==> inputs of exp/zinc <==
## top
module top#(       
    parameter FIFO_DEPTH = 16,
    parameter DATA_WIDTH = 32,
    parameter START_NUMBER = 0    
)(
    input  logic        GCLK,
    input  logic        OTG_RESETN,
    input  logic [DATA_WIDTH-1:0] wdatax,
    input  logic [DATA_WIDTH-1:0] wdatay,
    input  logic        validx,
    input  logic        validy,
    input  logic [DATA_WIDTH-1:0] kx_u,
    input  logic [DATA_WIDTH-1:0] bx_u,
    input  logic [DATA_WIDTH-1:0] kx_c,
    input  logic [DATA_WIDTH-1:0] bx_c,
    input  logic [DATA_WIDTH-1:0] ky_u,
    input  logic [DATA_WIDTH-1:0] by_u,
    input  logic [DATA_WIDTH-1:0] ky_c,
    input  logic [DATA_WIDTH-1:0] by_c,
    output logic        sel_1_0,
    output logic        sel_1_1,
    output logic        sel_2_0,
    output logic        sel_2_1,
    output logic        AS2_r,
    output  logic       wready,
    output logic        JB1,
    output logic        JB2,
    output logic        JB3,
    output logic        JB4,
    output logic        JB7,
    output logic        JB8,
    output logic        JB9,
    output logic        JB10,
    output logic        JA1,
    output logic        JA2,
    output logic        JA3,
    output logic        JA4,
    output logic        JA7,
    output logic        JA8,
    output logic        JA9,
    output logic        JA10,
    output logic        JC1_N,
    output logic        JC1_P,
        input logic        JC2_N,
    output logic        JC2_P,
    output logic        JC3_P
);
Settings: LEC_CHECK=0, ABC_AREA=0, CAP_MARGIN=30, CORE_ASPECT_RATIO=1.3, CORE_MARGIN=8, CORE_UTILIZATION=36, CTS_CLUSTER_SIZE=88, GPL_ROUTABILITY_DRIVEN=1, GPL_TIMING_DRIVEN=0, PLACE_DENSITY_LB_ADDON=0.01, SETUP_SLACK_MARGIN=0.35, SLEW_MARGIN=25, TNS_END_PERCENT=5; clock period 9.15 ns.
run.sh (not shown) runs the stock make flow with config.mk's settings and CLKGATE_MAP_FILE=.
==> exp/garnet: changes against exp/zinc <==
ABC_AREA = not set   (was 0)
CAP_MARGIN = 20   (was 30)
CORE_ASPECT_RATIO = not set   (was 1.3)
CORE_MARGIN = 2   (was 8)
CORE_UTILIZATION = 71   (was 36)
CTS_CLUSTER_SIZE = 25   (was 88)
GPL_TIMING_DRIVEN = not set   (was 0)
MIN_ROUTING_LAYER = met1   (was not set)
PLACE_DENSITY_LB_ADDON = not set   (was 0.01)
SETUP_SLACK_MARGIN = 1.26   (was 0.35)
TNS_END_PERCENT = not set   (was 5)
==> flow/constraint.sdc (replaced) <==
create_clock -name core_clock -period 11.9 [get_ports {GCLK}]
set_input_delay 2.3800 -clock core_clock [delete_from_list [all_inputs] [get_ports {GCLK}]]
set_output_delay 2.3800 -clock core_clock [all_outputs]
set_load 0.01 [all_outputs]
==> summary of the runs <==
Against exp/garnet, the first-iteration DRC count of exp/zinc is lower by about 25%.
Between exp/garnet and exp/zinc, the lower critical path depth is in exp/garnet (gap 3).
Against exp/zinc, the register-to-register slack of exp/garnet is better by 2000 ps.
Against exp/garnet, the global-route usage of exp/zinc is lower by 11 points.
Synthesized cell count is the same in exp/garnet and exp/zinc.

---

==> onyx: inputs <==
Starting RTL as in the previous note.
clock: 10.0 ns
lec_check: 0
abc_area: 1
cap_margin: 30
core_margin: 4
core_utilization: 36
cts_cluster_size: 38
gpl_routability_driven: 0
place_density_lb_addon: 0.01
setup_slack_margin: 0.35
slew_margin: 25
tns_end_percent: 5
==> amber: changes against onyx <==
Settings changed: ABC_AREA 1 to unset, CAP_MARGIN 30 to 20, CORE_MARGIN 4 to 2, CORE_UTILIZATION 36 to 60, CTS_CLUSTER_SIZE 38 to unset, GPL_ROUTABILITY_DRIVEN 0 to unset, PLACE_DENSITY set to 0.6, PLACE_DENSITY_LB_ADDON 0.01 to unset, SETUP_SLACK_MARGIN 0.35 to unset, SLEW_MARGIN 25 to 20, TNS_END_PERCENT 5 to unset.
==> flow/constraint.sdc (replaced) <==
create_clock -name core_clock -period 4.98 [get_ports {GCLK}]
set_input_delay 0.9960 -clock core_clock [delete_from_list [all_inputs] [get_ports {GCLK}]]
set_output_delay 0.9960 -clock core_clock [all_outputs]
set_load 0.01 [all_outputs]
==> summary of the runs <==
- onyx completed with no timing, DRC or antenna violations. amber completed, yet does not pass: setup timing.
- In amber the first-iteration DRC count is higher than in onyx, by about 5%.
- Fmax: amber is higher than onyx (10%).
- Power: amber is higher than onyx (about 110%).
- Between onyx and amber, the lower cell count is in amber (gap about 26%, measured against amber).
- Against amber, the count of clock-buffer cells in the layout of onyx is higher by 46.
- Between amber and onyx, the lower non-clock buffer count is in onyx (gap 674).
- Routed wire length: onyx is higher than amber (about 27%).
- Sequential power: onyx is lower than amber (about 50%).
- Of amber and onyx, onyx has the higher area after synthesis (gap about 5%, measured against onyx).

---

==> branch zinc <==
top again, from the RTL that the note above started with.
make LEC_CHECK=0 CAP_MARGIN=35 CELL_PAD_IN_SITES_DETAIL_PLACEMENT=0 CELL_PAD_IN_SITES_GLOBAL_PLACEMENT=2 CORE_ASPECT_RATIO=1.51 CORE_MARGIN=6 CORE_UTILIZATION=67 CTS_CLUSTER_DIAMETER=242 CTS_CLUSTER_SIZE=86 GPL_ROUTABILITY_DRIVEN=1 GPL_TIMING_DRIVEN=0 MIN_ROUTING_LAYER=met1 PLACE_DENSITY_LB_ADDON=0.29 SETUP_SLACK_MARGIN=1.69 SLEW_MARGIN=35 finish   # period 16.0 ns
==> branch yarrow (differences from branch zinc) <==
Settings changed: CAP_MARGIN 35 to 20, CELL_PAD_IN_SITES_DETAIL_PLACEMENT 0 to default, CELL_PAD_IN_SITES_GLOBAL_PLACEMENT 2 to default, CORE_ASPECT_RATIO 1.51 to default, CORE_MARGIN 6 to 2, CORE_UTILIZATION 67 to 72, CTS_CLUSTER_DIAMETER 242 to 44, CTS_CLUSTER_SIZE 86 to 40, GPL_ROUTABILITY_DRIVEN 1 to default, GPL_TIMING_DRIVEN 0 to default, MIN_ROUTING_LAYER met1 to default, PLACE_DENSITY_LB_ADDON 0.29 to 0.24, SETUP_SLACK_MARGIN 1.69 to 1.51, SLEW_MARGIN 35 to 20.
==> flow/constraint.sdc (replaced) <==
create_clock -name core_clock -period 5.29 [get_ports {GCLK}]
set_input_delay 1.0580 -clock core_clock [delete_from_list [all_inputs] [get_ports {GCLK}]]
set_output_delay 1.0580 -clock core_clock [all_outputs]
set_load 0.01 [all_outputs]
==> branch cedar (differences from branch zinc) <==
Settings changed: CAP_MARGIN 35 to 20, CELL_PAD_IN_SITES_DETAIL_PLACEMENT 0 to default, CELL_PAD_IN_SITES_GLOBAL_PLACEMENT 2 to default, CORE_ASPECT_RATIO 1.51 to default, CORE_MARGIN 6 to 2, CORE_UTILIZATION 67 to 72, CTS_CLUSTER_DIAMETER 242 to 31, CTS_CLUSTER_SIZE 86 to default, GPL_ROUTABILITY_DRIVEN 1 to default, GPL_TIMING_DRIVEN 0 to default, MIN_ROUTING_LAYER met1 to default, PLACE_DENSITY_LB_ADDON 0.29 to 0.28, SETUP_SLACK_MARGIN 1.69 to 1.37, SLEW_MARGIN 35 to 20.
==> flow/constraint.sdc (replaced) <==
create_clock -name core_clock -period 5.29 [get_ports {GCLK}]
set_input_delay 1.0580 -clock core_clock [delete_from_list [all_inputs] [get_ports {GCLK}]]
set_output_delay 1.0580 -clock core_clock [all_outputs]
set_load 0.01 [all_outputs]
==> notes <==
- Of branch yarrow and branch cedar, branch cedar has the higher global-route usage (gap 1.4 points).
- In branch yarrow the wire length is lower than in branch cedar, by about 8%.
- Synthesized cell count is the same in branch zinc and branch yarrow.
- Of branch yarrow and branch cedar, branch yarrow has the higher fmax (gap 11%, measured against branch cedar).
- Branch cedar finished but fails on negative setup slack. Branch yarrow ran to the end with violations: negative setup slack. Branch zinc died in 3_1_place_gp_skip_io.
- Between branch yarrow and branch cedar, the lower via count is in branch yarrow (gap about 5%, measured against branch cedar).
- Against branch yarrow, the setup slack of branch cedar is worse by 0.84 ns.
==> figures <==
| item | branch yarrow | branch zinc | branch cedar |
|---|---|---|---|
| DP HPWL | 226.4 mm | - | 219.3 mm |
| Outcome | complete, but fails checks | stopped before the end | complete, but fails checks |
| Last stage reached | - | 3_1_place_gp_skip_io | - |
| Layout check failures | negative setup slack | - | negative setup slack |
| Final count of pins violating max slew | 0 | - | 0 |
| Type of the worst min-delay path | in -> async | - | in -> async |
| Final hold violation count | 0 | - | 0 |
| Setup WS pre-CTS | -2.486 ns | - | -2.594 ns |
| Drt drc | 0 | - | 0 |
| DIE WIDTH | 384.8 µm | 333.2 µm | 384.8 µm |
| Placed standard-cell area | 0.1158 mm² | - | 0.1156 mm² |
| Maximum fanout count along the critical path | 10 | - | 13 |
| Worst slew slack as a fraction of its limit | 0.2225 | - | 0.1676 |
| Share of power burned in registers | 0.369 | - | 0.323 |
| Switch share | 0.3567 | - | 0.3491 |
| Via count of the first global-routing pass | 88320 | - | 90850 |
Power and IR drop assume default switching activity.
